File: design/flow/run.sh
#!/bin/bash
# the make line also repeats each setting of config.mk as NAME=value (left out here)
make -C /OpenROAD-flow-scripts/flow DESIGN_CONFIG=/design/flow/config.mk WORK_HOME=/design/flow/orfs CLKGATE_MAP_FILE= finish
File: design/flow/config.mk
export PLATFORM = sky130hd
export DESIGN_NAME = calculator
export DESIGN_NICKNAME = calculator
export VERILOG_FILES = /design/flow/design.v
export SDC_FILE = /design/flow/constraint.sdc
export NUM_CORES = 4
export LEC_CHECK = 0
export CAP_MARGIN = 20
export CELL_PAD_IN_SITES_DETAIL_PLACEMENT = 2
export CELL_PAD_IN_SITES_GLOBAL_PLACEMENT = 3
export CORE_ASPECT_RATIO = 1.42
export CORE_MARGIN = 6
export CORE_UTILIZATION = 33
export CTS_CLUSTER_DIAMETER = 45
export CTS_CLUSTER_SIZE = 31
export GPL_ROUTABILITY_DRIVEN = 1
export HOLD_SLACK_MARGIN = 0.12
export MAX_ROUTING_LAYER = met5
export MIN_ROUTING_LAYER = met1
export PLACE_DENSITY = 0.69
export SETUP_SLACK_MARGIN = 3.13
export SLEW_MARGIN = 15
export TNS_END_PERCENT = 95
File: design/flow/constraint.sdc
create_clock -name core_clock -period 13.3 [get_ports {clk}]
set_input_delay 2.6600 -clock core_clock [delete_from_list [all_inputs] [get_ports {clk}]]
set_output_delay 2.6600 -clock core_clock [all_outputs]
set_load 0.01 [all_outputs]
File: design/flow/design.v
module calculator(
	input newkey,
	input [4:0] keycode,
	input clk,
	input rst,
	output reg [19:0] x,
	output reg led							 
	);
	localparam PLUS = 1'd0;					 
	localparam TIMES = 1'd1;				 
	localparam CLEAR20 = 20'd0;				 
	localparam CLEAR2 = 2'd0;				 
	localparam CLEAR1 = 1'd0;				 
	reg [19:0] y;
	reg op;
	reg [19:0] nextX;
	reg [19:0] nextY;
	reg nextOp;
	reg nextLED;
	reg [2:0] select;
	wire [19:0] sum;
	wire [19:0] product;
	wire [19:0] result;
	wire [19:0] ovp;						 
	wire ovs;								 
	always @ (posedge clk)
		begin
			if (rst)
				begin
					x <= CLEAR20;
					y <= CLEAR20;
					op <= CLEAR1;
					led <= CLEAR1;
				end
			else
				begin
					x <= nextX;
					y <= nextY;
					op <= nextOp;
					led <= nextLED;
				end
		end
  always @ (select, x, y, op, led, result, ovp, ovs, keycode)
		case(select)
			3'd0:						 
				begin
              		nextX = x;
					nextY = y;
					nextOp = op;
					nextLED = led;
				end
			3'd1:						 
				begin
              		nextX = CLEAR20;
					nextY = x;
					nextOp = PLUS;
					nextLED = CLEAR1;
				end
			3'd2:						 
				begin
              		nextX = CLEAR20;
					nextY = x;
					nextOp = TIMES;
					nextLED = CLEAR1;
				end
			3'd3:						 
				begin
              		nextX = result;
					nextY = y;
					nextOp = op;
					nextLED = op ? (ovp != 0) : ovs;
				end	
			3'd4:						 
				begin
              		nextX = CLEAR20;
					nextY = CLEAR20;
					nextOp = CLEAR1;				 
					nextLED = CLEAR1;
				end
			3'd7:						 
				begin
              		nextX = {x[15:0],keycode[3:0]};	 
					nextY = y;
					nextOp = op;
					nextLED = CLEAR1;
				end
			default:					 
				begin
              		nextX = x;
					nextY = y;
					nextOp = op;
					nextLED = led;
				end
		endcase
	always @ (newkey, keycode)
		begin
			if(!newkey)	select <= 3'd0;				 
			else if(keycode[4]) select <= 3'd7;		 
			else select <= keycode[2:0];			 
		end
	assign result = op ? product : sum;				 
	assign {ovp, product} = x * y;					 
	assign {ovs, sum} = x + y;						 
endmodule	
==> summary.txt, run 1 <==
Physical implementation

The run finished with no timing, DRC or antenna violations. The endpoint of the worst hold-timing path is x[5]$_SDFFE_PP0P_. Looking at the max-slew report, the worst-margin pin has a slew of 1080 ps. The number of detailed-route iterations in the first pass is 4. The multiplexer fraction of the synthesized cell area is 0.00628. The clock group power is 0.000136 W. The power report attributes to the sequential group a share of 0.234. The kind of cell adding the most delay to the critical path is adder cells. Per the power-grid run, VDD falls by no more than 0.0452 mV. Summed over all combinational cells, the power is 0.000407 W. Data arrives at the worst endpoint at 8320 ps. Counting cells, the worst reg-to-reg path comes to 22. The timing startpoint of the critical path is y[7]$_SDFFE_PP0P_. Post-CTS timing repair inserted 0 buffers for setup.

The die is 277 µm tall. The cell-mix breakdown from Yosys lists the simple-gate area share as 0.181. The max-capacitance violation count is 0.

The detailed placer's ending HPWL is 50.9 mm. The residual antenna-violating net count after detailed routing is 0. The power per standard cell area is 40.7 mW/mm². The largest area contributor in the synthesized netlist is sky130_fd_sc_hd__fa_1. The count of boundary I/O pins is 29. The number of diodes added for antenna fixing is 0. The aggregate global routing overflow is 0.

The proportion of synthesized flip-flops having asynchronous set or reset is 0. The element type at the critical path start is a flip-flop. The core box area is 0.0486 mm². The part of the power in combinational logic is 0.574. After synthesis, the most frequently instantiated cells are 326 x sky130_fd_sc_hd__inv_1, 321 x sky130_fd_sc_hd__fa_1, 224 x sky130_fd_sc_hd__nand2_1, 216 x sky130_fd_sc_hd__and2_1, 170 x sky130_fd_sc_hd__ha_1. The mean area per synthesized cell is 8.74 µm². The internal power of the cells totals 0.000352 W.

The power attributed to sequential cells is 0.000166 W. The number of setup violations in the final report is 0. The category of the worst setup path capture point is a flip-flop.

The largest individual stage delay along the critical path comes from the cell sky130_fd_sc_hd__dfxtp_1. The total clock sinks is 42. The area of the mapped netlist is 0.0163 mm². The instance count of the mapped netlist is 1871. The number of clock buffers added by TritonCTS is 5. For this design, Yosys synthesis ends with a cell count of 1871. The pin count of the biggest net entering global routing is 34.

According to the timing report, the data required time at the worst endpoint equals 13480 ps. The total routing usage reported by global routing is 0.229. The post-synthesis to final-layout area growth is 6.61%. Per the CTS log, the maximum H-tree level is 2. The portion of the clock cycle consumed by the worst path in the final layout is 0.612. Per Yosys stat, the portion of area used by sequential elements is 0.0514.

For the final routed database, the setup TNS stands at 0 ps. In this run, synthesis produced a sequential element count of 42. The leakage power is 7.82 nW.

The wire length reported by the detailed router is 61.8 mm. TritonCTS built the clock tree. After detailed routing, the number of remaining DRC violations is 0. The share of the synthesized area in the top cell type is 0.393. The placement summary gives the final routability congestion estimate as 0.834. The combinational family with the most area after synthesis is adder cells. The most critical setup path has its endpoint at led$_SDFFE_PP0P_. The cell that appears most often on the critical path is sky130_fd_sc_hd__fa_1. The detailed-route vias per instance is 5.29.

Gates resized during post-CTS repair numbered 0. The cell-mix breakdown from Yosys lists the XOR/XNOR area share as 0.0209. The post-synth count of flops with an enable pin is 0.

The number of nets produced by synthesis is 2370. Summing over every cut layer, the via total after detailed routing is 13074. The share of the core filled by cells before placement is 0.336.

The number of port buffers is 28. The top fanout value on the critical path is 21. The warning tally printed by Yosys for this design is 1. The filler cells instantiated in the layout total 5492.

The layout net count is 2331. The switching power is 0.000357 W. The clock root buffer is sky130_fd_sc_hd__clkbuf_16. The capturing point of the worst reg2reg path is led$_SDFFE_PP0P_. The count of warning messages emitted by the tools is 26. The group that draws the most power in this run is combinational logic. For the final database, setup skew stands at 7.47 ps. The first global-routing pass estimated 95.8 mm of wire.

Counting I/O delays and the setup requirement, the final critical path takes 8140 ps. The startpoint identified for the worst register-to-register timing path is y[7]$_SDFFE_PP0P_. Setup repair after global routing left no endpoint under its margin.

The via count of the first global-routing pass is 15859. The number of buffers and inverters on the critical path is 4. The top achievable clock speed is 0.123 GHz.

For this run the top cell type by instance count after synthesis was sky130_fd_sc_hd__inv_1. The register-to-register setup slack is 5160 ps. The count of different cell masters after synthesis is 81. For this run, the leading register cell type out of synthesis is sky130_fd_sc_hd__dfxtp_1.

The longest clock path from root to sink contains 2 buffers. Across all checked pins, the minimum headroom to the slew limit is 0.276. The cell sequence reported for the critical path is ha_1, fa_1, inv_1, fa_1, fa_1, inv_1, fa_1, fa_1, fa_1, inv_1, fa_1, inv_1, ha_1, nand3_1, or4b_1, and3b_1, a21oi_1, mux2i_1, a211oi_1, or4_4, nor4_2, a21oi_1. The minimum setup slack in the final design is 5160 ps. The critical path runs through a total of 22 cells. STA reports the tightest min-delay check as being of type reg2reg. The net switching share of the total power is 0.503. The number of slew-limit violations in the final report is 0.

The count of hold buffers inserted by post-cts repair is 0. The cell-mix breakdown from Yosys lists the compound-gate area share as 0.115. The die is 199 µm wide. The class of the most critical setup path is reg2reg. The adder-cell share of the synthesized area is 0.523.

The chip area line in the Yosys stat output reads 0.0163 mm². The clock slew seen by the registers of the worst setup and hold paths is 80 ps. The count of cells along the worst hold path is 2. The worst min-delay path startpoint is x[5]$_SDFFE_PP0P_. The clock latency on the worst-skew pair is 300 ps. The share of total power dissipated in the clock network is 0.192.

The setup slack after placement is 5110 ps. Per STA, the highest per-stage delay on the worst path measures 1040 ps. The final routed wire length divided by cell count is 25.0 µm. The synthesis report lists the most area-consuming cells as sky130_fd_sc_hd__fa_1 39%, sky130_fd_sc_hd__ha_1 13%, sky130_fd_sc_hd__and2_1 8.3%. The overall die area is 0.0551 mm². The count of standard-cell rows is 96. The initial antenna violation count is 0.

The first routing iteration left 370 violations. Hold-check failures listed in the final report amount to 0.
==> metrics by stage <==
step | instance area, µm² | utilization | power, W | std cells | hold WS (ps)
after floorplan | 16300 | - | 0.000407 | 1871 | 535
after global placement | 17300 | 0.355 | 0.000575 | 2462 | 487
after detailed placement | 17300 | 0.355 | 0.000583 | 2462 | 504
after CTS | 17400 | 0.358 | 0.000722 | 2470 | 514
after global routing | 17400 | 0.358 | 0.000756 | 2470 | 533
final | 17400 | 0.358 | 0.000710 | 2470 | 512
==> per-layer routing <==
| layer | part of all wire | global-route usage | vias to the layer above |
|---|---|---|---|
| met3 | 0.017 | 0.0185 | 80 |
| met4 | 0.029 | 0.0586 | 0 |
| met1 | 0.39 | 0.263 | 6982 |
| li1 | - | - | 5857 |
| met5 | 0 | 0 | - |
| met2 | 0.56 | 0.446 | 155 |
==> cell type report <==
| type | instances | area (µm²) | area share |
|---|---|---|---|
| clock buffers | 5 | 125 | 0.00718 |
| well taps | 637 | 797 | 0.0457 |
| inverters | 326 | 1220 | 0.0702 |
| repair buffers | 66 | 566 | 0.0325 |
| multi-input cells | 1391 | 13800 | 0.795 |
| flip-flops and latches | 42 | 841 | 0.0483 |
| clock inverters | 3 | 25.0 | 0.00144 |
==> run 2: changes to the inputs <==
CELL_PAD_IN_SITES_DETAIL_PLACEMENT = unset   (was 2)
CELL_PAD_IN_SITES_GLOBAL_PLACEMENT = unset   (was 3)
CORE_ASPECT_RATIO = unset   (was 1.42)
CORE_MARGIN = 2   (was 6)
CORE_UTILIZATION = 72   (was 33)
CTS_CLUSTER_DIAMETER = 27   (was 45)
CTS_CLUSTER_SIZE = unset   (was 31)
GPL_ROUTABILITY_DRIVEN = unset   (was 1)
HOLD_SLACK_MARGIN = unset   (was 0.12)
MAX_ROUTING_LAYER = met4   (was met5)
MIN_ROUTING_LAYER = unset   (was met1)
PLACE_DENSITY = 0.35   (was 0.69)
SETUP_SLACK_MARGIN = 0.87   (was 3.13)
SLEW_MARGIN = 20   (was 15)
TNS_END_PERCENT = unset   (was 95)
clock period = 6.49 ns   (was 13.3 ns; I/O delays follow)
==> run 2 against run 1 <==
Sequential power rose by 95%. Clock power rose to 2.7 times the previous value. Global-route usage rose by 29 points. Critical endpoint unchanged. Design area rose by 11%. Register-to-register slack got worse by 5700 ps. Routed wire length fell by 4.7%. First-iteration DRC count rose to 6.0 times the previous value. The layout now fails its checks (negative setup slack). Largest power group unchanged.
==> summary.txt, run 2 <==
Physical implementation

The flow ran to the end, but the layout failed its checks. The checks that failed were negative setup slack. For this block, the via count after detailed routing is 15616.

The area of placed instances is 0.0184 mm². Setup repair after global routing could not meet its margin everywhere. The detailed placer's ending HPWL is 42.6 mm.

The count of H-tree levels built during CTS is 2. The number of buffers created by CTS is 5. The clock group power is 0.000369 W. Of the total synthesized cell area, the portion taken by AND-OR and OR-AND cells is 0.115. The synthesized-area fraction occupied by xor and xnor cells is 0.0209. In this run the worst hold path is classified as reg2reg. Counting every instance in the synthesized netlist gives 1871. The depth of the critical timing path with buffers and inverters included is 19. The count of warning messages emitted by the tools is 31. The combined buffer and inverter count along the critical path is 2. For this design, the slowest cell found on the critical path is sky130_fd_sc_hd__fa_1. The final routed wire length divided by cell count is 25.3 µm.

Along the worst hold path, the cell count comes to 1. The TritonCTS clock tree is done. In this run, the number of DRC markers left after iteration 0 of detailed routing was 2227. The max-capacitance violation count is 0. In this run the deepest clock path goes through 2 buffers. The number of nets produced by synthesis is 2370. Internal power comes to 0.000961 W. The cell-mix breakdown from Yosys lists the adder-cell area share as 0.523. The wire length reported by the detailed router is 58.9 mm. TritonRoute reported its final design rule violation total as 0. For reference, the post-synthesis area per instance comes to 8.74 µm². The worst setup path is launched from a flip-flop. OpenSTA lists the critical path startpoint as x[17]$_SDFFE_PP0P_. The buffer_ports step reported a buffer count of 28.

The data arrival at the endpoint of the critical path is 7260 ps. The share of total power dissipated in sequential elements is 0.182. The capturing point of the worst reg2reg path is led$_SDFFE_PP0P_. The script computed the net switching share of total power as 0.459. The clock drives 42 sinks. In this run the layout overhead on the synthesized area is reported as 18.5%.

The portion of the clock cycle consumed by the worst path in the final layout is 1.09. STA classifies the critical path endpoint as a flip-flop. According to the floorplan report, the die width is 155 µm. The initialized floorplan defines 55 standard-cell rows.

The worst register-to-register path depth is 19. The clock root buffer is sky130_fd_sc_hd__clkbuf_16. Clock latency on the worst-skew pair, taken at its later pin, is 300 ps. The top fanout value on the critical path is 5. The placed cell count is 2301.

Walking the worst path, the cells encountered are nand2_1, fa_1, fa_1, fa_1, fa_1, fa_1, fa_1, fa_1, inv_1, ha_1, a21oi_1, o21ai_0, a2111o_1, buf_4, and4_2, nor3_1, nand4_1, nor4_4, a21oi_1. The most critical hold endpoint after final layout shows a slack of 620 ps. The first global-routing pass estimated 91.5 mm of wire.

The data required time of the worst path is 6680 ps. Counting the warning lines in the Yosys log gives 1. For this design, the CTS-stage hold fixing added 0 buffers. By startpoint and endpoint, the worst setup path is classified as reg2reg. The worst min-delay path startpoint is x[6]$_SDFFE_PP0P_. The largest area contributor in the synthesized netlist is sky130_fd_sc_hd__fa_1. The finished layout holds 2329 standard cells, fillers aside.

The part of the power in combinational logic is 0.610. The maximum ir drop on the vdd rail is 0.135 mV. Sequential power for this build is 0.000323 W. For reference, the top logic cell family by area is adder cells. Summed over all cells, the static leakage comes to 9.03 nW.

The max-slew headroom at the worst pin is 0.194. Summed over all layers, the global routing overflow is 0. The number of setup violations in the final report is 1. Counting distinct cell types in the post-synthesis netlist gives 81. The pin count of the biggest net entering global routing is 34.

The share of the synthesized area in the top cell type is 0.393. Across all register-to-register paths, the minimum setup slack is -580 ps. The analysis attributes to net switching a power of 0.000814 W.

By instance count, the leading cell after synthesis is sky130_fd_sc_hd__inv_1. The placer's final routability congestion estimate is 1.00. The overall die area is 0.0239 mm². The final tally of hold violations is 0. The most common cell type on the critical path is sky130_fd_sc_hd__fa_1. The multiplexer fraction of the synthesized cell area is 0.00628. The kind of cell adding the most delay to the critical path is adder cells.

The top achievable clock speed is 0.141 GHz. The fraction of the mapped netlist area in simple logic gates is 0.181. The main area contributors are sky130_fd_sc_hd__fa_1 39%, sky130_fd_sc_hd__ha_1 13%, sky130_fd_sc_hd__and2_1 8.3%. Counting flops with a built-in enable in the synthesized netlist gives 0. The number of slew-limit violations in the final report is 0.

The minimum setup slack in the final design is -577 ps. Per the summary, power density relative to cell area is 91.6 mW/mm². The total routing usage reported by global routing is 0.521. The group that draws the most power in this run is combinational logic.

The final report gives the standard cell area, fillers excluded, as 0.0194 mm². The critical path capture point is led$_SDFFE_PP0P_. In the log, the iteration count for the first detailed-route pass is 18. The proportion of synthesized flip-flops having asynchronous set or reset is 0. The detailed-route vias per instance is 6.71. The sequential cell area fraction in the yosys report is 0.0514.

For this run, the leading register cell type out of synthesis is sky130_fd_sc_hd__dfxtp_1. Hold analysis lists the worst path endpoint as y[6]$_SDFFE_PP0P_. The core region is 0.0224 mm². The chip area line in the Yosys stat output reads 0.0163 mm². The residual antenna-violating net count after detailed routing is 0. The clock slew seen by the registers of the worst setup and hold paths is 70 ps. The worst clock skew on the final layout is 3.02 ps.

For this configuration, the core starts out at a cell density of 0.729. The height of the chip is 155 µm. The number of cell instances after yosys synthesis is 1871. The transition time of the tightest slew-check pin is 1210 ps. The longest incremental delay of any stage on the critical path is reported as 770 ps. The combinational logic power is 0.00108 W. The area of the mapped netlist is 0.0163 mm². Of the total power, the clock network draws 0.208. The via count of the first global-routing pass is 16849. The initial antenna violation count is 5. The worst register-to-register path begins at x[17]$_SDFFE_PP0P_. In this run, synthesis produced a sequential element count of 42. The count of boundary I/O pins is 29. Sorting the synthesized cells by how often they occur yields 326 x sky130_fd_sc_hd__inv_1, 321 x sky130_fd_sc_hd__fa_1, 224 x sky130_fd_sc_hd__nand2_1, 216 x sky130_fd_sc_hd__and2_1, 170 x sky130_fd_sc_hd__ha_1. The shortest period the worst path allows is 7070 ps. The layout net count is 2537.
run 2: area by class of cell:
cell class | count | area, µm²
fillers | 1105 | 3070
repair buffers | 272 | 2210
well taps | 285 | 357
multi-input cells | 1391 | 14400
inverters | 326 | 1220
clock buffers | 6 | 139
clock inverters | 2 | 60.1
diodes | 5 | 12.5
flip-flops and latches | 42 | 913
run 2: repair_timing:
item | 4_1_cts | 5_1_grt
gates resized | 136 | 36
setup buffers | 12 | 3
pin swaps | 46 | 10
cloned | 0 | 0
setup endpoints to repair | 14 | 15
run 2: through the flow:
stage / worst slack (ps) / util / power [W] / setup TNS (ps)
floorplan: -135 / - / 0.000858 / -135
global placement: -355 / 0.820 / 0.00121 / -355
detailed placement: -433 / 0.820 / 0.00125 / -433
CTS: -281 / 0.856 / 0.00167 / -281
global route: -674 / 0.863 / 0.00183 / -796
finish: -577 / 0.863 / 0.00177 / -577
run 2: metal layers:
layer	share of wire	routed length, µm	global-route usage	up-vias
met4	0.093	5450	0.361	0
met1	0.32	19100	0.566	7460
met3	0.12	7000	0.188	516
met2	0.46	27300	0.800	1349
met5	0	0	-	-
li1	-	-	-	6291
==> run 3: changes to the inputs <==
ABC_AREA = 1   (was unset)
CORE_UTILIZATION = 67   (was 72)
CTS_CLUSTER_DIAMETER = unset   (was 27)
CTS_CLUSTER_SIZE = 100   (was unset)
MAX_ROUTING_LAYER = unset   (was met4)
PLACE_DENSITY = unset   (was 0.35)
SETUP_SLACK_MARGIN = unset   (was 0.87)
clock period = 12.2 ns   (was 6.49 ns; I/O delays follow)
==> run 3 against run 2 <==
Now clean on timing, DRC and antenna. Synthesized cell count up 32%. Sequential power down 36%. Hold slack worse by 120 ps. Sequential share of layout area about the same. Area after synthesis up 6.1%.
==> summary.txt, run 3 <==
Physical implementation

Per the layout report, the design carries 2156 filler cells. The switching power is 0.000443 W. The power per standard cell area is 47.1 mW/mm². The path class of the lowest-slack min-delay path is reg2reg. Max fanout on the critical path was recorded as 21. The main area contributors are sky130_fd_sc_hd__fa_1 37%, sky130_fd_sc_hd__nand2_1 16%, sky130_fd_sc_hd__inv_1 15%. The most critical setup path has its startpoint at y[6]$_SDFFE_PP0P_. The data arrival at the endpoint of the critical path is 7520 ps.

The count of standard-cell rows is 58. The power after layout is 0.000848 W. The number of cells on the worst hold path is listed as 2. The timing report shows the most common cell along the critical path to be sky130_fd_sc_hd__nand2_1. The transition time of the tightest slew-check pin is 1140 ps. The sequential power reported by the tool is 0.000208 W. The leakage power is 10.4 nW. The synthesized-area fraction occupied by xor and xnor cells is 0.0111. Hold is met by 500 ps. The clock slew seen by the registers of the worst setup and hold paths is 70 ps. The initial antenna violation count is 0.

The share of the core filled by cells before placement is 0.685. Counting the warning lines in the Yosys log gives 1. The main flop type is sky130_fd_sc_hd__dfxtp_1. The worst-case clock buffer depth is 2. The number of detailed-route iterations in the first pass is 8. The net count of the finished layout is 2933. The number of nets in the synthesized netlist is 2971. The count of different cell masters after synthesis is 49. The critical path capture point is led$_SDFFE_PP0P_.

Per the OpenROAD timing report, the critical path contains 31 cells. In this run the post-CTS setup repair buffer count came out at 0. Post-CTS repair ended up resizing 0 cells. The cell-mix breakdown from Yosys lists the compound-gate area share as 0.0534. Port buffering added 28 buffers. The class of the most critical setup path is reg2reg. The wire length of the first global-routing pass is 81.8 mm. IR analysis of the VDD net gives a maximum drop of 0.0552 mV. The detailed router placed 15514 vias in this run. Looking at the reg2reg group, the worst path starts from y[6]$_SDFFE_PP0P_. The placement stage leaves a total instance area of 0.0178 mm².

Of the total power, combinational logic draws 0.586. At the end of routability-driven placement, the weighted congestion stood at 0.989. The worst clock skew on the final layout is 7.31 ps. The die is 165 µm wide. The share of total power dissipated in the clock network is 0.169.

The global route stage reports its total congestion overflow as 0. The portion of the clock cycle consumed by the worst path in the final layout is 0.602. Once iteration 0 of detailed routing completed, the report listed 1445 DRC markers. The count of hold buffers inserted by post-cts repair is 0. The count of non-filler cells in the finished layout is 2765. The clock group power is 0.000143 W. Once layout is done, the placed cells without fillers occupy 0.0180 mm². The post-synthesis to final-layout area growth is 3.72%. The mean area per synthesized cell is 7.02 µm². The proportion of synthesized flip-flops having asynchronous set or reset is 0. STA puts the critical path data required time at 12370 ps. The overall die area is 0.0272 mm². The count of boundary I/O pins is 29. The net switching share of the total power is 0.523. Entering global routing, the biggest net connects 27 pins.

The residual DRC count is 0. The longest incremental delay of any stage on the critical path is reported as 1020 ps. Per the detail_route report, vias per standard cell equal 5.61.

The largest area contributor in the synthesized netlist is sky130_fd_sc_hd__fa_1. The number of slew-limit violations in the final report is 0. The combinational family with the most area after synthesis is adder cells. In the synthesized netlist, the cells that appear most often are 753 x sky130_fd_sc_hd__nand2_1, 681 x sky130_fd_sc_hd__inv_1, 321 x sky130_fd_sc_hd__fa_1, 170 x sky130_fd_sc_hd__ha_1, 121 x sky130_fd_sc_hd__nor2_1. The total clock sinks is 42. The clock latency on the worst-skew pair is 300 ps. The worst-case reg-to-reg setup slack stands at 4850 ps. For this run, the script counts the antenna cells in the layout as 0. The area fraction of the largest cell type after synthesis is 0.371.

The most frequent cell after synthesis is sky130_fd_sc_hd__nand2_1. The power report lists cell-internal power as 0.000405 W. Looking at the clock tree report, the root buffer type is sky130_fd_sc_hd__clkbuf_16. The core box area is 0.0253 mm².

Per the synthesis report, the adder-cell share of the synthesized area is 0.493. The cell count after synthesis came out at 2472. The path with the worst hold slack has its endpoint at led$_SDFFE_PP0P_.

In the final timing run, aggregate negative setup slack is 0 ps. STA lists the startpoint of the worst hold path as led$_SDFFE_PP0P_. Per the timing report, the most critical flop-to-flop path finishes at led$_SDFFE_PP0P_.

The TritonCTS clock tree is done. Per the OpenROAD floorplan log, the height of the die is 165 µm. The power report attributes to the sequential group a share of 0.245. The number of warnings reported in the stage logs is 28. Static timing analysis puts the maximum clock frequency at 0.136 GHz. The run finished with no timing, DRC or antenna violations.

The report counts max-capacitance violations totalling 0. In the placement report, post-DP HPWL is listed as 41.2 mm. The worst register-to-register path depth is 31. The sequential cell area fraction in the yosys report is 0.0485.

The worst setup path is captured at a flip-flop. The kind of cell adding the most delay to the critical path is adder cells. The wire length reported by the detailed router is 50.8 mm. The total routing usage reported by global routing is 0.395. The post-synth register bit count is 42.

The number of enable-type register cells in the synthesized netlist is 0. In the final report, the number of endpoints failing setup comes to 0. The count of H-tree levels built during CTS is 2. Setup repair after global routing left no endpoint under its margin.

The area of the mapped netlist is 0.0173 mm². The routed design shows a wire length per standard cell of 18.4 µm. The via count of the first global-routing pass was 15620. The biggest power consumer among the groups is combinational logic. The synth_stat.txt file lists the number of cells as 2472. The area recorded from the Yosys report for this design is 0.0173 mm². The fraction of the mapped netlist area in simple logic gates is 0.224. The element type at the critical path start is a flip-flop. The residual antenna-violating net count after detailed routing is 0. The timing report shows that the slowest cell on the worst path is sky130_fd_sc_hd__dfxtp_1.

Measured against its own limit, the worst slew margin works out to 0.237. TritonCTS created 5 clock buffers. The detailed placer reported the number of placed instances as 2756. Of the post-synthesis cell area, the part taken by muxes is 0. The final hold violation count recorded for this run is 0. The timing report notes that buffer and inverter cells on the critical path total 8. Combinational cells consume a total of 0.000497 W. The shortest period the worst path allows is 7350 ps.
==> run 3: per-stage QoR <==
step / worst slack [ps] / util
finish: 4850 / 0.710
global route: 4440 / 0.710
CTS: 4930 / 0.710
detailed placement: 4960 / 0.704
global placement: 4910 / 0.704
floorplan: 6210 / -
==> run 3: final cells by class <==
cell class	count	area [µm²]	share of cell area
repair buffers	52	468	0.0260
clock buffers	5	125	0.00696
multi-input cells	1650	13500	0.753
well taps	330	413	0.0230
clock inverters	3	21.3	0.00118
inverters	683	2570	0.143
flip-flops and latches	42	845	0.0470
==> run 3: per-layer routing <==
metal / track usage / up-vias / share of wire
li1: - / 7058 / -
met1: 0.507 / 7394 / 0.38
met2: 0.649 / 863 / 0.46
met3: 0.0708 / 199 / 0.10
met4: 0.194 / 0 / 0.054
met5: 0 / - / 0
==> run 4: changes to the inputs <==
CAP_MARGIN = 10   (was 20)
CELL_PAD_IN_SITES_DETAIL_PLACEMENT = 2   (was unset)
CELL_PAD_IN_SITES_GLOBAL_PLACEMENT = 3   (was unset)
CORE_ASPECT_RATIO = 1.42   (was unset)
CORE_MARGIN = 6   (was 2)
CORE_UTILIZATION = 33   (was 67)
CTS_CLUSTER_DIAMETER = 45   (was unset)
CTS_CLUSTER_SIZE = 31   (was 100)
GPL_ROUTABILITY_DRIVEN = 1   (was unset)
GPL_TIMING_DRIVEN = 0   (was unset)
HOLD_SLACK_MARGIN = 0.12   (was unset)
MAX_ROUTING_LAYER = met5   (was unset)
MIN_ROUTING_LAYER = met1   (was unset)
PLACE_DENSITY = 0.69   (was unset)
SETUP_SLACK_MARGIN = 3.13   (was unset)
SLEW_MARGIN = 15   (was 20)
TNS_END_PERCENT = 95   (was unset)
clock period = 10.7 ns   (was 12.2 ns; I/O delays follow)
==> run 4 against run 3 <==
Hold slack improved by 13 ps. Global-route usage decreased by 14 points. Flip-flop count unchanged. Sequential share of layout area decreased by 0.16 points. Setup slack got worse by 1500 ps. Still clean on timing, DRC and antenna.
==> summary.txt, run 4 <==
Physical implementation

The final layout contains 3005 nets. Counting flops and latches in the post-synthesis netlist gives 42. The via count of the first global-routing pass is 18440. IR analysis of the VDD net gives a maximum drop of 0.0599 mV.

The pin count of the biggest net entering global routing is 13. Buffers placed on the I/O ports in this run total 27. After floorplanning, the core was divided into 99 placement rows.

The endpoint of the worst hold-timing path is led$_SDFFE_PP0P_. For reference, the critical path is captured by led$_SDFFE_PP0P_. The horizontal die dimension reported for this design is 204 µm. The cell that appears most often on the critical path is sky130_fd_sc_hd__nand2_1.

Looking at the clock tree report, the root buffer type is sky130_fd_sc_hd__clkbuf_16. After synthesis, the netlist uses 49 different library cells. For reference, the final report shows the max-slew violation count at 0. The synthesized-area fraction occupied by xor and xnor cells is 0.0111. The placer's final routability congestion estimate is 0.870.

The count of boundary I/O pins is 29. The adder-cell share of the synthesized area is 0.493. In the synthesized netlist, the cells that appear most often are 753 x sky130_fd_sc_hd__nand2_1, 681 x sky130_fd_sc_hd__inv_1, 321 x sky130_fd_sc_hd__fa_1, 170 x sky130_fd_sc_hd__ha_1, 121 x sky130_fd_sc_hd__nor2_1. The power per standard cell area is 58.2 mW/mm².

The data required time of the worst path is 10860 ps. The power attributed to sequential cells is 0.000195 W. The routed length on met2 is 39.9 mm. Post-CTS timing repair inserted 0 buffers for setup.

The combinational family with the most area after synthesis is adder cells. After detailed routing, the number of remaining DRC violations is 0. The max-capacitance violation count is 0.

The flow ran to the end and the layout has no timing, DRC or antenna violations. The cell with the largest stage delay on the worst path is sky130_fd_sc_hd__clkbuf_1. The area taken by flip-flops and latches is 850 µm². The combinational power reported by the tool is 0.000705 W. Per Yosys stat, the portion of area used by sequential elements is 0.0485. The path class of the lowest-slack min-delay path is reg2reg. The number of nets produced by synthesis is 2971. Each instance of the synthesized netlist takes up on average 7.02 µm².

The capturing point of the worst reg2reg path is led$_SDFFE_PP0P_. Among cell families on the critical path, the largest total delay comes from adder cells. Looking at area per cell type in the netlist, the leader is sky130_fd_sc_hd__fa_1.

Per the run report, area growth between synthesis and finish was 8.02%. The met3 wirelength from detailed routing is 1.69 mm. The vertical die dimension reported for this design is 285 µm. The worst flop-to-flop path startpoint is x[17]$_SDFFE_PP0P_. The highest metal layer with signal wires is met4. The filler cell count is 6206. Measured on the finished design, the core utilization comes to 0.363. The switching power is 0.000585 W. The synth_stat.txt file lists the number of cells as 2472. The initial antenna violation count is 0. Post-route period utilization is reported as 0.683.

Adding up every negative setup slack in the final design gives 0 ps. For this design the static power due to leakage is 10.6 nW. After detailed routing, the number of vias per cell comes to 4.96. The wire length reported by the detailed router is 74.9 mm. The top fanout value on the critical path is 10. The first global-routing pass estimated 113 mm of wire. For this run, the slowest stage of the critical path takes 680 ps. The number of enable-type register cells in the synthesized netlist is 0. The core box area is 0.0517 mm².

The part of the power in combinational logic is 0.646. The met1 wire length is 29.0 mm. STA classifies the critical path startpoint as a flip-flop. The most frequent cell after synthesis is sky130_fd_sc_hd__nand2_1. Headroom to the max-slew limit came out at 0.370. The HPWL after detailed placement is 65.7 mm. The total clock sinks is 42. The biggest power consumer among the groups is combinational logic. TritonCTS built the clock tree. The synthesized netlist has a Yosys-reported chip area of 0.0173 mm². Summing every instance area after synthesis gives 0.0173 mm². The final tally of hold violations is 0. The share of total power dissipated in the clock network is 0.175. Setup repair after global routing left no endpoint under its margin. The power report attributes to the sequential group a share of 0.178. Per the GRT congestion report, total overflow comes to 0. The worst clock skew on the final layout is 3.77 ps. The category of the worst setup path capture point is a flip-flop. The combinational cell area excluding buffers and inverters is 0.0136 mm².

The total routing usage reported by global routing is 0.260. The detailed-route via count is 15699. The number of cells on the worst reg-to-reg path is 27.

The count of H-tree levels built during CTS is 2. The initial utilization of the core area, before any placement, comes to 0.336. The cell-mix breakdown from Yosys lists the simple-gate area share as 0.224.

The net switching share of the total power is 0.536. The main flop type is sky130_fd_sc_hd__dfxtp_1. Per the log, the first TritonRoute iteration ended with a DRC count of 534. The worst min-delay path startpoint is led$_SDFFE_PP0P_. The residual antenna-violating net count after detailed routing is 0. Per the OpenROAD floorplan log, the area of the die is 0.0583 mm². Synthesis produced a netlist whose cell count is 2472.

Clock latency on the worst-skew pair, taken at its later pin, is 300 ps. Of the post-synthesis cell area, the dominant cell type holds 0.371. Counting I/O delays and the setup requirement, the final critical path takes 7300 ps. The final routed wire length divided by cell count is 23.7 µm.

Hold analysis shows the worst path with a depth of 2. The timing report gives the worst reg2reg path a setup slack of 3400 ps. In this run the deepest clock path goes through 2 buffers.

The combined buffer and inverter count along the critical path is 3. The multiplexer fraction of the synthesized cell area is 0. The cell-mix breakdown from Yosys lists the compound-gate area share as 0.0534. For reference, the critical path is launched at x[17]$_SDFFE_PP0P_.

The proportion of synthesized flip-flops having asynchronous set or reset is 0. After clock tree synthesis, the flow added hold-fix buffers numbering 0. The clock group power is 0.000191 W. The STA report counts the stages on the worst setup path as 27. The number of buffers created by CTS is 5. The number of setup violations in the final report is 0. Internal power comes to 0.000506 W. The transition time of the tightest slew-check pin is 945 ps.

For this run, the script counts the antenna cells in the layout as 0. The worst setup path is of the reg2reg kind. On the reported timing paths, the clock transition at the registers reads 70 ps. The count of warning messages emitted by the tools is 28. The first detailed-routing pass ran for 4 iterations. The top achievable clock speed is 0.137 GHz.

By area the synthesized netlist is led by sky130_fd_sc_hd__fa_1 37%, sky130_fd_sc_hd__nand2_1 16%, sky130_fd_sc_hd__inv_1 15%. The warning tally printed by Yosys for this design is 1. The data arrival at the endpoint of the critical path is 7460 ps.
run 4: cell type report:
class,instances,share of cell area
clock buffer,6,0.00741
multi-input combinational,1650,0.723
timing repair buffer,27,0.0144
clock inverter,1,0.00160
inverter,683,0.137
tap,656,0.0438
buffer,97,0.0269
sequential,42,0.0454
run 4: what timing repair did:
action	CTS	global route
cloned	0	0
endpoints found under the setup margin	2	1
resized	20	134
run 4: stage by stage:
stage                     total power (W)  hold slack (ps)  std cells  setup slack, ps  instance area [µm²]
after CTS                         0.00110              517       3162             3140                18600
after floorplan                  0.000579              487       2472             4710                17300
after global routing              0.00116              545       3162             3150                18700
after detailed placement         0.000900              507       3155             2770                18400
final                             0.00109              513       3162             3400                18700
after global placement           0.000883              500       3155             2890                18400
run 4: metal layers:
| layer | global-route usage | up-vias |
|---|---|---|
| li1 | - | 7218 |
| met1 | 0.294 | 8131 |
| met2 | 0.489 | 221 |
| met3 | 0.0252 | 129 |
| met4 | 0.118 | 0 |
| met5 | 0 | - |
==> run 5: changes to the inputs <==
CAP_MARGIN = 20   (was 10)
CELL_PAD_IN_SITES_DETAIL_PLACEMENT = unset   (was 2)
CELL_PAD_IN_SITES_GLOBAL_PLACEMENT = unset   (was 3)
CORE_MARGIN = 2   (was 6)
CORE_UTILIZATION = 72   (was 33)
CTS_CLUSTER_DIAMETER = 333   (was 45)
CTS_CLUSTER_SIZE = 15   (was 31)
GPL_ROUTABILITY_DRIVEN = unset   (was 1)
GPL_TIMING_DRIVEN = unset   (was 0)
MAX_ROUTING_LAYER = met4   (was met5)
PLACE_DENSITY = unset   (was 0.69)
PLACE_DENSITY_LB_ADDON = 0.03   (was unset)
SETUP_SLACK_MARGIN = -0.32   (was 3.13)
TNS_END_PERCENT = 100   (was 95)
clock period = 13.3 ns   (was 10.7 ns; I/O delays follow)
==> run 5 against run 4 <==
Clock power is 21% lower. Die area decreased by 56%. Power fell by 26%. Fmax is 0.66% lower. Sequential power decreased by 4%. Critical path type unchanged. Largest power group unchanged. Critical path depth rose by 3. Largest cell class unchanged. Synthesized cell count did not move. First-iteration DRC count rose to 2.7 times the previous value. Still clean. Clock-buffer cell count stayed put. Register-to-register slack gained 2600 ps. Hold slack improved by 15 ps.
==> summary.txt, run 5 <==
Physical implementation

Row generation in the floorplan step produced 67 rows. Summing over every cut layer, the via total after detailed routing is 15669. The instance count of the mapped netlist is 2472. For the final routed database, the setup TNS stands at 0 ps. In this run the tools logged warnings totalling 26. The data required time of the worst path is 13470 ps.

The maximum ir drop on the vdd rail is 0.0728 mV. Per the run report, area growth between synthesis and finish was 3.59%. The final routed wire length divided by cell count is 19.0 µm.

The synthesis report lists the most area-consuming cells as sky130_fd_sc_hd__fa_1 37%, sky130_fd_sc_hd__nand2_1 16%, sky130_fd_sc_hd__inv_1 15%. The number of port buffers is 28. STA lists the startpoint of the worst hold path as led$_SDFFE_PP0P_. The detailed placer's ending HPWL is 42.5 mm. The capturing point of the worst reg2reg path is led$_SDFFE_PP0P_. The die width is 134 µm. The first global-routing pass estimated 84.2 mm of wire. In the post-synthesis netlist, the cell with the most instances is sky130_fd_sc_hd__nand2_1. The floorplan step defined a core boundary enclosing 0.0236 mm². Summed over the clock group, the power is 0.000150 W. The number of slew-limit violations in the final report is 0. Of all cell types, the one taking the most synthesized area is sky130_fd_sc_hd__fa_1. Across every metal layer, demand over resource in global routing totals 0.444.

For this run, global-route usage on met3 was measured as 0.0752. The total clock sinks is 42. Summed over all cells, the static leakage comes to 10.4 nW. met2 is the most crowded layer. The layout net count is 2932.

In the CTS report, the clock slew at the register clock pins of the worst setup and hold paths is listed as 70 ps. The depth of the critical timing path with buffers and inverters included is 30. The combinational family with the most area after synthesis is adder cells. At the worst endpoint, the arrival time is 7520 ps.

The delay of the slowest critical-path stage is 1140 ps. The cell with the largest stage delay on the worst path is sky130_fd_sc_hd__dfxtp_1. The number of maximum-capacitance violations recorded for the run is 0.

After synthesis, the netlist uses 49 different library cells. The area of placed instances is 0.0178 mm². Cell internal power was estimated by the tool at 0.000391 W. The worst setup path is captured at a flip-flop.

The floorplan step records an initial core utilization of 0.734. The count of cells along the worst hold path is 2. On met2, the global router reports a usage of 0.734.

For reference, the post-synthesis area per instance comes to 7.02 µm². The clock root buffer is sky130_fd_sc_hd__clkbuf_16. The transition time of the tightest slew-check pin is 1230 ps. For this block, the routed nets add up to 52.2 mm of wire. The path class of the lowest-slack min-delay path is reg2reg. The part of the power in combinational logic is 0.581.

The synthesized-area fraction occupied by xor and xnor cells is 0.0111. The critical path maximum fanout is 24. The register-to-register setup slack is 5950 ps.

The area of the mapped netlist is 0.0173 mm². The DRC violation total left in the routed layout is recorded as 0. The height of the chip is 189 µm. The number of DRC violations after detailed-routing iteration 0 is 1418. The final report lists the setup-violating endpoint count as 0. The clock H-tree reported by CTS has 2 levels. The pre-antenna-repair detailed-routing pass consisted of 12 iterations. The clock passes through at most 2 buffers.

The top achievable clock speed is 0.136 GHz. The placer's final routability congestion estimate is 1.05. Entering global routing, the biggest net connects 27 pins.

Once synthesis finished, the tally of register bits stood at 42. The placed cell count is 2736. The proportion of synthesized flip-flops having asynchronous set or reset is 0. For this run, the number of standard cells in the final layout without fillers is 2744.

The number of nets produced by synthesis is 2971. The run finished with no timing, DRC or antenna violations. Among all flip-flop cells after synthesis, the most frequent one is sky130_fd_sc_hd__dfxtp_1. TritonCTS built the clock tree. The worst hold slack after final layout is 528 ps. The largest share of the power goes to combinational logic. Counting the warning lines in the Yosys log gives 1.

The class of the most critical setup path is reg2reg. STA classifies the critical path startpoint as a flip-flop. STA shows the worst reg2reg path with a cell count of 30. The residual antenna-violating net count after detailed routing is 0. The multiplexer fraction of the synthesized cell area is 0.

In this run, power in combinational logic comes to 0.000466 W. The worst clock skew on the final layout is 7.49 ps. The critical path capture point is led$_SDFFE_PP0P_. The detailed-route vias per instance is 5.71. Per the synthesis report, the simple-gate share of the synthesized area is 0.224.

The chip occupies 0.0254 mm². Per Yosys stat, the portion of area used by sequential elements is 0.0485. The final tally of hold violations is 0. On the critical path the largest part of the delay comes from adder cells. The post-synth area from yosys stat is 0.0173 mm². The timing startpoint of the critical path is x[10]$_SDFFE_PP0P_.

Yosys stat counts 2472 cells in the synthesized netlist. The most common cell type on the critical path is sky130_fd_sc_hd__nand2_1. Overall power consumption after layout is estimated at 0.000803 W. Setup repair after global routing left no endpoint under its margin. The max-slew headroom at the worst pin is 0.181. The script extracted a net switching power of 0.000412 W. The endpoint of the worst hold-timing path is led$_SDFFE_PP0P_. The share of the synthesized area in the top cell type is 0.371.

The initial antenna violation count is 0. The compound-cell area share of the yosys netlist is 0.0534. met1 track demand over resource after global routing is 0.479.

The cell area after layout is 0.0180 mm². Dividing the final minimum period by the clock period gives 0.553. The combined buffer and inverter count along the critical path is 7.

Post-CTS timing repair inserted 0 buffers for setup. Power attributed to sequential cells is 0.000187 W. The number of gates resized after CTS was 0. The via count of the first global-routing pass is 16813. The aggregate global routing overflow is 0.

The clock latency on the worst-skew pair is 300 ps. The power per standard cell area is 44.7 mW/mm². The number of diodes added for antenna fixing is 0. The number of buffers created by CTS is 5. The share of total power dissipated in sequential elements is 0.233. Sorting the synthesized cells by how often they occur yields 753 x sky130_fd_sc_hd__nand2_1, 681 x sky130_fd_sc_hd__inv_1, 321 x sky130_fd_sc_hd__fa_1, 170 x sky130_fd_sc_hd__ha_1, 121 x sky130_fd_sc_hd__nor2_1. During I/O placement, the number of pins put on the boundary was 29. The clock share of power is 0.186. The number of enable-type register cells in the synthesized netlist is 0. STA lists the startpoint of the worst register-to-register path as x[10]$_SDFFE_PP0P_. The clock period could shrink to 7350 ps. The report puts the hold buffer count at CTS at 0. The net switching share of the total power is 0.512. The adder-cell share of the synthesized area is 0.493.
==> run 5: metal layers <==
layer  wire length, µm  vias to the layer above
met1             17100                     7264
met5                 0                        -
met3              4890                      369
met2             25500                      978
met4              4710                        0
li1                  -                     7058
==> run 5: stage by stage <==
step	setup slack [ps]	utilization
6_report	5950	0.760
5_1_grt	5660	0.760
4_1_cts	6090	0.760
3_5_place_dp	6120	0.753
3_3_place_gp	6230	0.753
2_1_floorplan	7310	-
==> run 5: cell type report <==
class                      count  area (µm²)
multi-input combinational   1650       13500
timing repair buffer          51         453
tap                          310         388
clock buffer                   6         129
clock inverter                 2        37.5
fill                        1841        5680
sequential                    42         841
inverter                     683        2570
==> run 6: changes to the inputs <==
CORE_ASPECT_RATIO = unset   (was 1.42)
CTS_CLUSTER_DIAMETER = 371   (was 333)
CTS_CLUSTER_SIZE = 100   (was 15)
HOLD_SLACK_MARGIN = unset   (was 0.12)
MAX_ROUTING_LAYER = unset   (was met4)
MIN_ROUTING_LAYER = unset   (was met1)
PLACE_DENSITY = 0.41   (was unset)
PLACE_DENSITY_LB_ADDON = unset   (was 0.03)
SETUP_SLACK_MARGIN = unset   (was -0.32)
SLEW_MARGIN = 20   (was 15)
TNS_END_PERCENT = unset   (was 100)
clock period = 9.15 ns   (was 13.3 ns; I/O delays follow)
==> run 6 against run 5 <==
Routed wire length down 0.81%. Sequential power up about 50%. Area after synthesis unchanged. Largest power group unchanged. First-iteration DRC count up 11%. Still clean on timing, DRC and antenna.
==> summary.txt, run 6 <==
Physical implementation

The flow ran to the end and the layout has no timing, DRC or antenna violations. The synthesis report lists the Yosys warning total as 1. Buffers inserted during clock tree synthesis total 5. The portion of the clock cycle consumed by the worst path in the final layout is 0.798.

The synthesized netlist has a Yosys-reported chip area of 0.0173 mm². Registers take 841 µm². The number of diodes added for antenna fixing is 0. Following the worst setup path forward leads to its endpoint at led$_SDFFE_PP0P_. The mean area per synthesized cell is 7.02 µm². The report shows a maximum critical-path fanout of 24. The maximum ir drop on the vdd rail is 0.0931 mV.

The script reports the combined buffer and inverter count of the critical path as 7. The initial antenna violation count is 0. Hold analysis shows the worst path with a depth of 2.

The biggest power consumer among the groups is combinational logic. After clock tree synthesis, the setup repair step added 0 buffers. The capturing point of the worst reg2reg path is led$_SDFFE_PP0P_. The count of H-tree levels built during CTS is 2. Summing all multi-input logic gate instances after layout gives 0.0135 mm².

The proportion of synthesized flip-flops having asynchronous set or reset is 0. The share of the core filled by cells before placement is 0.737. The required time at the worst endpoint is listed as 9320 ps. The worst setup path is captured at a flip-flop.

The element type at the critical path start is a flip-flop. The aggregate negative setup slack is 0 ps. According to the floorplan log, the row count is 56. The data arrival at the endpoint of the critical path is 7470 ps. The slowest stage of the critical path belongs to the cell sky130_fd_sc_hd__dfxtp_1. The pin closest to its max-slew limit shows a slew of 1230 ps. The combinational logic power is 0.000655 W. Looking at the hold checks, the worst path lands on led$_SDFFE_PP0P_.

The clock arrives with 6.86 ps of skew. By instance count, the cell type seen most on the critical path is sky130_fd_sc_hd__nand2_1. Of the post-synthesis cell area, the dominant cell type holds 0.371. The sequential power share is 0.249. Per STA, the worst path accumulates the most delay in the family adder cells. The clock share of power is 0.171. Sequential cells consume a total of 0.000281 W.

Overall routing resource usage recorded by global route was 0.422. The worst min-delay path startpoint is led$_SDFFE_PP0P_. In this run the count of I/O pins placed on the die edge is 29. The adder-cell share of the synthesized area is 0.493. In the log, the iteration count for the first detailed-route pass is 8. Per the synthesis report, the AND-OR/OR-AND share of the synthesized area is 0.0534.

The clock slew seen by the registers of the worst setup and hold paths is 70 ps. The max-capacitance violation count is 0. The area of placed instances is 0.0178 mm².

The layout net count is 2930. Ranked by total cell area, the synthesized netlist is headed by sky130_fd_sc_hd__fa_1 37%, sky130_fd_sc_hd__nand2_1 16%, sky130_fd_sc_hd__inv_1 15%. The count of hold buffers inserted by post-cts repair is 0. The region available for standard cell placement spans 0.0235 mm². In this run the static leakage power is 10.4 nW. The number of port buffers is 28. Synthesis produced a netlist whose cell count is 2472. For reference, the top logic cell family by area is adder cells. The TritonCTS clock tree is done. Across all layers, the routed design uses 15821 vias. The setup check on the worst reg-to-reg path leaves a slack of 1850 ps.

Pins over their slew limit in the final report were tallied at 0. Per the log, the first TritonRoute iteration ended with a DRC count of 1572. The number of enable-type register cells in the synthesized netlist is 0. Per the synthesis report, the XOR/XNOR share of the synthesized area is 0.0111. The clock drives 42 sinks.

The die covers 0.0253 mm². Note, the detailed placer reported a final HPWL of 41.9 mm. The area of the mapped netlist is 0.0173 mm². Per the summary, power density relative to cell area is 62.9 mW/mm².

The placer's final routability congestion estimate is 0.994. The finished cells cover 0.0179 mm². For this design the total switching power over the nets is 0.000590 W. The residual antenna-violating net count after detailed routing is 0. The post-cts gate resize count is 0. The final timing report derives a shortest allowable period of 7300 ps.

The pin count of the biggest net entering global routing is 27. The largest area contributor in the synthesized netlist is sky130_fd_sc_hd__fa_1. The via count of the first global-routing pass came to 16280. Power attributed to the clock group is 0.000193 W. After global routing the overflow that remains totals 0. In this design, the stage delay of the slowest critical-path cell is 1140 ps.

In this run the worst setup path begins at x[10]$_SDFFE_PP0P_. The class of the most critical setup path is reg2reg. The final routed wire length divided by cell count is 18.8 µm. By count the netlist is led by 753 x sky130_fd_sc_hd__nand2_1, 681 x sky130_fd_sc_hd__inv_1, 321 x sky130_fd_sc_hd__fa_1, 170 x sky130_fd_sc_hd__ha_1, 121 x sky130_fd_sc_hd__nor2_1. The clock passes through at most 2 buffers. The worst path meets setup with 1850 ps of slack.

Setup repair after global routing left no endpoint under its margin. In the power breakdown, the internal column shows 0.000538 W. The path class of the lowest-slack min-delay path is reg2reg. The number of cells on the worst reg-to-reg path is 30. The clock latency on the worst-skew pair is 300 ps. Per the post-place timing report, worst setup slack is 2040 ps. The tree is rooted in a sky130_fd_sc_hd__clkbuf_16. Counting the fill cells in the layout gives 1795.

Sorting the synthesis cell report by count puts at the top sky130_fd_sc_hd__nand2_1. The final tally of hold violations is 0. Switching power as a fraction of the total was reported as 0.523.

According to the floorplan report, the die width is 159 µm. In this run, the synthesized area fraction spent on and/or/nand/nor cells is recorded as 0.224. The sequential cell area fraction in the yosys report is 0.0485. The part of the power in combinational logic is 0.580. Using the TritonRoute via totals, the vias-per-cell ratio works out to 5.75.

The wire length reported by the detailed router is 51.8 mm. Summing all multiplexer cells gives an area fraction of 0. Per the synth stats, the flop cell with the highest instance count is sky130_fd_sc_hd__dfxtp_1.

The depth of the critical timing path with buffers and inverters included is 30. The design draws 0.00113 W. The first global-routing pass estimated 83.8 mm of wire. The flow reports an fmax of 0.137 GHz. From synthesis to final layout, the design area changed by 3.45%.

The worst flop-to-flop path startpoint is x[10]$_SDFFE_PP0P_. The gate-level netlist out of Yosys references 49 unique cell types. In this run the vertical extent of the chip is 159 µm.

The net count after synthesis is 2971. The max-slew headroom at the worst pin is 0.181. TritonRoute reported its final design rule violation total as 0. The number of setup violations in the final report is 0. The number of cell instances after yosys synthesis is 2472. Summing over the stages, the warning tally comes to 28. The synthesized design contains 42 register bits.
## run 6: per-stage QoR
stage / hold slack (ps) / std cells / utilization
floorplan: 487 / 2472 / -
global placement: 504 / 2743 / 0.756
detailed placement: 504 / 2743 / 0.756
CTS: 514 / 2751 / 0.762
global route: 534 / 2751 / 0.762
finish: 518 / 2751 / 0.762
## run 6: cell type report
| type | count | area share |
|---|---|---|
| sequential | 42 | 0.0469 |
| multi-input combinational | 1650 | 0.755 |
| timing repair buffer | 49 | 0.0244 |
| tap | 319 | 0.0222 |
| inverter | 683 | 0.143 |
| clock inverter | 3 | 0.00119 |
| clock buffer | 5 | 0.00697 |
## run 6: routing by layer
layer  share of wire  vias to the layer above  routed length (µm)  global-route usage
li1                -                     7050                   -                   -
met3            0.11                      264                5810              0.0834
met2            0.47                     1045               24200               0.696
met1            0.36                     7462               18700               0.534
met5               0                        -                   0                   0
met4           0.060                        0                3080               0.211
==> run 7: changes to the inputs <==
CORE_UTILIZATION = 40   (was 72)
CTS_CLUSTER_DIAMETER = 254   (was 371)
CTS_CLUSTER_SIZE = 98   (was 100)
HOLD_SLACK_MARGIN = -0.07   (was unset)
PLACE_DENSITY = 0.8   (was 0.41)
TNS_END_PERCENT = 15   (was unset)
clock period = 10.0 ns   (was 9.15 ns; I/O delays follow)
==> run 7 against run 6 <==
Still clean on timing, DRC and antenna. Setup slack improved by 950 ps. Power decreased by 7.1%. Hold slack got worse by 19 ps. Sequential share of layout area decreased by 0.11 points. Synthesized cell count unchanged. Critical endpoint unchanged. Largest cell class unchanged. Highest routed layer unchanged.
==> summary.txt, run 7 <==
Physical implementation

The clock passes through at most 2 buffers. The number of nets produced by synthesis is 2971. The clock period could shrink to 7200 ps. The residual DRC count is 0. The total routing usage reported by global routing is 0.228. The post-synth area from yosys stat is 0.0173 mm². For the worst reg-to-reg path, the startpoint reported by OpenROAD is x[9]$_SDFFE_PP0P_.

The biggest power consumer among the groups is combinational logic. The height of the chip is 212 µm. The number of port buffers is 28.

The element type at the critical path start is a flip-flop. The wire length of the first global-routing pass is 80.7 mm. Per the final report, max-transition violations number 0.

Setup violations remaining at the end of the flow were counted as 0. The clock root buffer is sky130_fd_sc_hd__clkbuf_16. Once iteration 0 of detailed routing completed, the report listed 1353 DRC markers. The synthesized-area fraction occupied by xor and xnor cells is 0.0111. According to the timing report, the critical path is launched from x[9]$_SDFFE_PP0P_. The worst hold slack after final layout is 499 ps. For the worst setup path, the data required time is 10170 ps. The cell area that synthesis handed to floorplanning was 0.0173 mm².

Per the power-grid run, VDD falls by no more than 0.0628 mV. Power spread over the standard cell area amounts to 57.2 mW/mm². The via count of the first global-routing pass is 15359. The transition time of the tightest slew-check pin is 1120 ps.

The multiplexer fraction of the synthesized cell area is 0. Clock network power for this build is 0.000199 W. The fraction of the mapped netlist area in simple logic gates is 0.224. Per the detailed-route log, wirelength across all metal layers totals 49.1 mm. Yosys reports that the most numerous cell types are 753 x sky130_fd_sc_hd__nand2_1, 681 x sky130_fd_sc_hd__inv_1, 321 x sky130_fd_sc_hd__fa_1, 170 x sky130_fd_sc_hd__ha_1, 121 x sky130_fd_sc_hd__nor2_1. The largest area contributor in the synthesized netlist is sky130_fd_sc_hd__fa_1. The combined buffer and inverter count along the critical path is 7. The design internal power is 0.000518 W. The minimum setup slack in the final design is 2800 ps. Once synthesis finished, the tally of register bits stood at 42.

Setup repair after global routing left no endpoint under its margin. The OpenROAD report gives the critical path a data arrival time of 7370 ps. Summed over all layers, the global routing overflow is 0. 29 I/O pins were placed. The worst register-to-register path depth is 30. Per the layout report, the design carries 4301 filler cells. The delay of the slowest critical-path stage is 1070 ps. For the final routed database, the setup TNS stands at 0 ps. The part of the power in combinational logic is 0.584.

The core box area is 0.0429 mm². The switching power is 0.000531 W. Along the worst path, the maximum fanout reaches 24. The share of the core filled by cells before placement is 0.404. Checking max transition, the worst relative margin is 0.250. Per the synthesis report, the AND-OR/OR-AND share of the synthesized area is 0.0534. The TritonCTS clock tree is done. The total clock sinks is 42. The flow ran to the end and the layout has no timing, DRC or antenna violations. Buffers added to address setup during post-CTS repair amount to 0. The proportion of synthesized flip-flops having asynchronous set or reset is 0.

The final routed wire length divided by cell count is 16.2 µm. The share of the synthesized area in the top cell type is 0.371. The setup slack after placement is 2950 ps. Clock-pin slew was measured on the worst setup and hold paths at 70 ps.

The register-to-register setup slack is 2800 ps. The top achievable clock speed is 0.139 GHz. The number of gates resized after CTS was 0. Looking at the gate-level netlist, the highest instance count belongs to sky130_fd_sc_hd__nand2_1. Sorting the synthesized cells by area gives the leading types as sky130_fd_sc_hd__fa_1 37%, sky130_fd_sc_hd__nand2_1 16%, sky130_fd_sc_hd__inv_1 15%. Among cell families on the critical path, the largest total delay comes from adder cells.

The detailed placer's ending HPWL is 39.8 mm. Summed over all combinational cells, the power is 0.000613 W. The initial antenna violation count was 0. Overall power consumption after layout is estimated at 0.00105 W. The count of warning messages emitted by the tools is 26. The count of cells along the worst hold path is 2. Synthesis handed over a netlist of 2472 instances. The sequential power share is 0.226. The floorplan has 76 rows. The residual antenna-violating net count after detailed routing is 0. As reported, the later end of the worst-skew pair has a clock insertion delay of 300 ps.

Entering global routing, the biggest net connects 27 pins. Per the gpl log, the routability congestion estimate is 0.964. The overall die area is 0.0450 mm². The share of the Yosys chip area taken by registers is 0.0485.

Per the run summary, max-cap violations total 0. The synthesized design contains 0 enable-type register cells. The clock share of power is 0.190.

The pre-antenna-repair detailed-routing pass consisted of 6 iterations. The count of different cell masters after synthesis is 49. Counting the warning lines in the Yosys log gives 1. Hold-check failures listed in the final report amount to 0. The category of the worst setup path capture point is a flip-flop. The worst hold path terminates at x[5]$_SDFFE_PP0P_. The type recorded for the worst min-delay path is reg2reg. The mean area per synthesized cell is 7.02 µm². OpenSTA lists the critical path endpoint as led$_SDFFE_PP0P_. The leakage power is 10.4 nW. The critical path's slowest stage uses the library cell sky130_fd_sc_hd__dfxtp_1. The worst register-to-register path ends at led$_SDFFE_PP0P_. The count of hold buffers inserted by post-cts repair is 0. The depth of the critical timing path with buffers and inverters included is 30.

The routed layout has 15152 vias. The number of cells reported by Yosys stat comes to 2472. In this run, power in flip-flops and latches comes to 0.000237 W. Per STA, the library cell used most along the worst path is sky130_fd_sc_hd__nand2_1.

The final antenna diode tally reported by the flow is 0. The die width is 212 µm. The worst min-delay path startpoint is x[5]$_SDFFE_PP0P_.

The switching portion of total power comes to 0.506. The layout net count is 2938. For reference, the top logic cell family by area is adder cells. The detailed-route vias per instance is 5.01. The cell-mix breakdown from Yosys lists the adder-cell area share as 0.493. The number of buffers created by CTS is 5. The main flop type is sky130_fd_sc_hd__dfxtp_1.

The clock H-tree reported by CTS has 2 levels. The final timing summary puts the cycle share of the worst path at 0.720. The clock arrives with 8.16 ps of skew. The class of the most critical setup path is reg2reg. The post-synthesis to final-layout area growth is 5.83%.
## run 7: final cells by class
class,instances,area [µm²],area share
clock inverter,2,37.5,0.00205
multi-input combinational,1650,13500,0.738
timing repair buffer,57,498,0.0271
tap,585,732,0.0399
inverter,683,2570,0.140
sequential,42,841,0.0458
clock buffer,6,129,0.00702
## run 7: metrics by stage
step | instances | cell area [µm²] | util
CTS | 3025 | 18400 | 0.428
floorplan | 2472 | 17300 | -
detailed placement | 3017 | 18200 | 0.424
global route | 3025 | 18400 | 0.428
global placement | 3017 | 18200 | 0.424
finish | 3025 | 18400 | 0.428
## run 7: layer usage
layer  vias up  wire [µm]  track usage
met1      7202      20300        0.310
met2       750      23000        0.383
met5         -          0            0
met3       127       4290       0.0260
li1       7073          -            -
met4         0       1580       0.0678
==> run 8: changes to the inputs <==
ABC_AREA = unset   (was 1)
CORE_ASPECT_RATIO = 1.42   (was unset)
CORE_UTILIZATION = 72   (was 40)
CTS_CLUSTER_DIAMETER = 28   (was 254)
CTS_CLUSTER_SIZE = unset   (was 98)
HOLD_SLACK_MARGIN = -0.09   (was -0.07)
MAX_ROUTING_LAYER = met4   (was unset)
MIN_ROUTING_LAYER = met1   (was unset)
PLACE_DENSITY = unset   (was 0.8)
PLACE_DENSITY_LB_ADDON = 0.01   (was unset)
SETUP_SLACK_MARGIN = 0.38   (was unset)
SLEW_MARGIN = 30   (was 20)
TNS_END_PERCENT = 40   (was 15)
clock period = 4.61 ns   (was 10.0 ns; I/O delays follow)
==> run 8 against run 7 <==
Now fails the layout checks on negative setup slack. Sequential power up 88%. First-iteration DRC count up 100%. Die area down 47%. Critical path depth down 7. Clock-buffer cell count up 1. Critical path type unchanged. Largest cell class unchanged.
==> summary.txt, run 8 <==
Physical implementation

The design internal power is 0.00133 W. The max-slew headroom at the worst pin is 0.263. The data required time reported for the critical path is 4800 ps. The part of the power in combinational logic is 0.654.

In this run the mean area of a mapped cell was 8.74 µm². After routing the design area is 0.0200 mm². From left edge to right edge, the die measures 130 µm. The clock root buffer is sky130_fd_sc_hd__clkbuf_16. The critical path capture point is led$_SDFFE_PP0P_. For reference, the top logic cell family by area is adder cells. In this run, synthesis produced a sequential element count of 42. In this run the critical path is formed by buf_6, and2_1, fa_2, fa_1, inv_2, fa_1, inv_2, fa_1, inv_2, fa_1, inv_2, fa_2, fa_1, ha_4, a21o_1, a31o_1, a21o_1, a2111o_1, a31oi_2, xnor2_1, or4_4, nor4_2, a21oi_1. The post-placement cell area is 0.0188 mm². The number of cells on the worst reg-to-reg path is 23.

The initial antenna violation count is 10. The adder-cell share of the synthesized area is 0.523. The clock latency on the worst-skew pair is 300 ps.

The switching power is 0.00121 W. The path class of the lowest-slack min-delay path is reg2reg. The worst min-delay path startpoint is y[7]$_SDFFE_PP0P_.

The residual DRC count is 0. The number of setup violations in the final report is 16. The total clock sinks is 42.

The detailed router used layers up to and including met4. The main flop type is sky130_fd_sc_hd__dfxtp_1. At floorplan, the net count of the design was reported as 2370. The data arrival at the endpoint of the critical path is 7610 ps. The routed layout has 16557 vias.

The detailed placer's ending HPWL is 42.3 mm. For this run the top cell type by instance count after synthesis was sky130_fd_sc_hd__inv_1. The combined buffer and inverter count along the critical path is 5.

The transition time of the tightest slew-check pin is 1100 ps. The run did not pass the layout checks because of negative setup slack. The TritonCTS clock tree is done. The count of different cell masters after synthesis is 81. The met1 wire length is 18.8 mm.

The worst clock skew on the final layout is 5.58 ps. After synthesis, the cell types taking the most area are sky130_fd_sc_hd__fa_1 39%, sky130_fd_sc_hd__ha_1 13%, sky130_fd_sc_hd__and2_1 8.3%. The worst flop-to-flop path startpoint is y[3]$_SDFFE_PP0P_.

The core box area is 0.0223 mm². For this design, the slowest cell found on the critical path is sky130_fd_sc_hd__fa_1. The sequential power share is 0.175. The height of the chip is 184 µm. The routed length on met2 is 28.5 mm. The H-tree was split into 2 levels. Across the whole layout, storage elements account for 907 µm². Per the synthesis report, the simple-gate share of the synthesized area is 0.181.

Wires add up to 64.5 mm. The filler cell count is 987. The biggest power consumer among the groups is combinational logic. Summing over the stages, the warning tally comes to 29.

The power attributed to sequential cells is 0.000445 W. The synthesized-area fraction occupied by xor and xnor cells is 0.0209. The class of the most critical setup path is reg2reg. Per the power-grid run, VDD falls by no more than 0.166 mV.

The number of enable-type register cells in the synthesized netlist is 0. The minimum setup slack in the final design is -2810 ps. The aggregate global routing overflow is 0.

Setup repair after global routing could not meet its margin everywhere. Total power normalized to cell area comes to 127 mW/mm². The analysis attributes to cell leakage a power of 9.38 nW.

According to the finish report, the design has a final net count of 2604. Sorting the synthesized cells by how often they occur yields 326 x sky130_fd_sc_hd__inv_1, 321 x sky130_fd_sc_hd__fa_1, 224 x sky130_fd_sc_hd__nand2_1, 216 x sky130_fd_sc_hd__and2_1, 170 x sky130_fd_sc_hd__ha_1. The proportion of synthesized flip-flops having asynchronous set or reset is 0. In the Yosys report the total cell count is 1871. The first global-routing pass estimated 93.9 mm of wire. Per STA, the highest per-stage delay on the worst path measures 760 ps. STA classifies the critical path startpoint as a flip-flop.

According to the Yosys statistics, the synthesized design has a chip area of 0.0163 mm². The endpoint of the worst hold-timing path is y[7]$_SDFFE_PP0P_. The detailed-route vias per instance is 6.82. Walking the critical path from launch to capture passes 23 cell instances. Broken down by cell family, the worst path's largest delay share belongs to adder cells. The total routing usage reported by global routing is 0.547.

The via count of the first global-routing pass is 17471. Of the synthesized area, sequential elements account for 0.0514. The critical path maximum fanout is 8. Per the OpenROAD floorplan log, the area of the die is 0.0239 mm². In this run the remaining antenna-violating nets after routing total 0. The count of hold buffers inserted by post-cts repair is 0. The number of buffers created by CTS is 5. 29 I/O pins were placed. The instance count of the mapped netlist is 1871.

The power after layout is 0.00254 W. The number of detailed-route iterations in the first pass is 22. The routed design shows a wire length per standard cell of 26.6 µm. In the final report, the number of hold violations comes to 0. The final max-slew violation count recorded for this run is 0.

According to the floorplan log, the row count is 65. The category of the worst setup path capture point is a flip-flop. Entering global routing, the biggest net connects 34 pins. The worst-case reg-to-reg setup slack stands at -2810 ps. The net switching share of the total power is 0.476. The combinational logic power is 0.00166 W.

The run finished, with violations left. Summed over all nets, wire length on met3 after detailed routing comes to 9.01 mm. The capture point of the worst register-to-register path is recorded as led$_SDFFE_PP0P_. The number of warnings printed during yosys synthesis is 1. The post-synthesis to final-layout area growth is 22.5%. The share of the core filled by cells before placement is 0.733. The portion of the clock cycle consumed by the worst path in the final layout is 1.61. The count of cells along the worst hold path is 1. Port buffering added 28 buffers. Timing would allow up to 0.135 GHz. The max-capacitance violation count is 0. The area of the mapped netlist is 0.0163 mm². Per the CTS log, the buffer count on the longest clock path is 2. Tracing the worst setup path back leads to its startpoint at y[3]$_SDFFE_PP0P_.

Looking at area per cell type in the netlist, the leader is sky130_fd_sc_hd__fa_1. The clock group power is 0.000435 W. The compound-cell area share of the yosys netlist is 0.115. The number of DRC violations after detailed-routing iteration 0 is 2762. The core utilization of the finished layout is 0.898. The combinational cell area excluding buffers and inverters is 0.0145 mm². Per the post-CTS timing run, clock transition at the registers of the reported paths is 70 ps. Measured against the total synthesized area, the mux share comes to 0.00628. The share of the synthesized area in the top cell type is 0.393. The shortest period the worst path allows is 7420 ps. After its last routability iteration, the placer logged a weighted congestion of 0.961. The cell that appears most often on the critical path is sky130_fd_sc_hd__fa_1. Of the total power, the clock network draws 0.171.
run 8: per-stage QoR:
stage,setup TNS (ps),hold slack (ps),setup slack (ps),cells
2_1_floorplan,-12930,521,-2010,1871
3_3_place_gp,-20900,652,-2210,2366
3_5_place_dp,-22650,660,-2290,2366
4_1_cts,-17820,612,-2140,2392
5_1_grt,-29230,627,-2930,2422
6_report,-27010,632,-2810,2427
run 8: repair_timing:
| action | 4_1_cts | 5_1_grt |
|---|---|---|
| pin swaps | 57 | 41 |
| buffers inserted | 18 | 15 |
| resized | 133 | 65 |
| cloned | 0 | 0 |
| endpoints found under the setup margin | 16 | 17 |
run 8: routing by layer:
layer | up-vias | global-route usage
li1 | 6462 | -
met1 | 7721 | 0.558
met2 | 1602 | 0.803
met3 | 772 | 0.237
met4 | 0 | 0.452
met5 | - | -
run 8: cell type report:
class                           instances  share of cell area
Multi-Input combinational cell       1391               0.724
Sequential cell                        42              0.0453
Tap cell                              301              0.0188
Clock inverter                          1             0.00150
Antenna cell                           20             0.00250
Timing Repair Buffer                  339               0.140
Inverter                              326              0.0611
Clock buffer                            7             0.00662
Power and IR drop assume default switching activity.
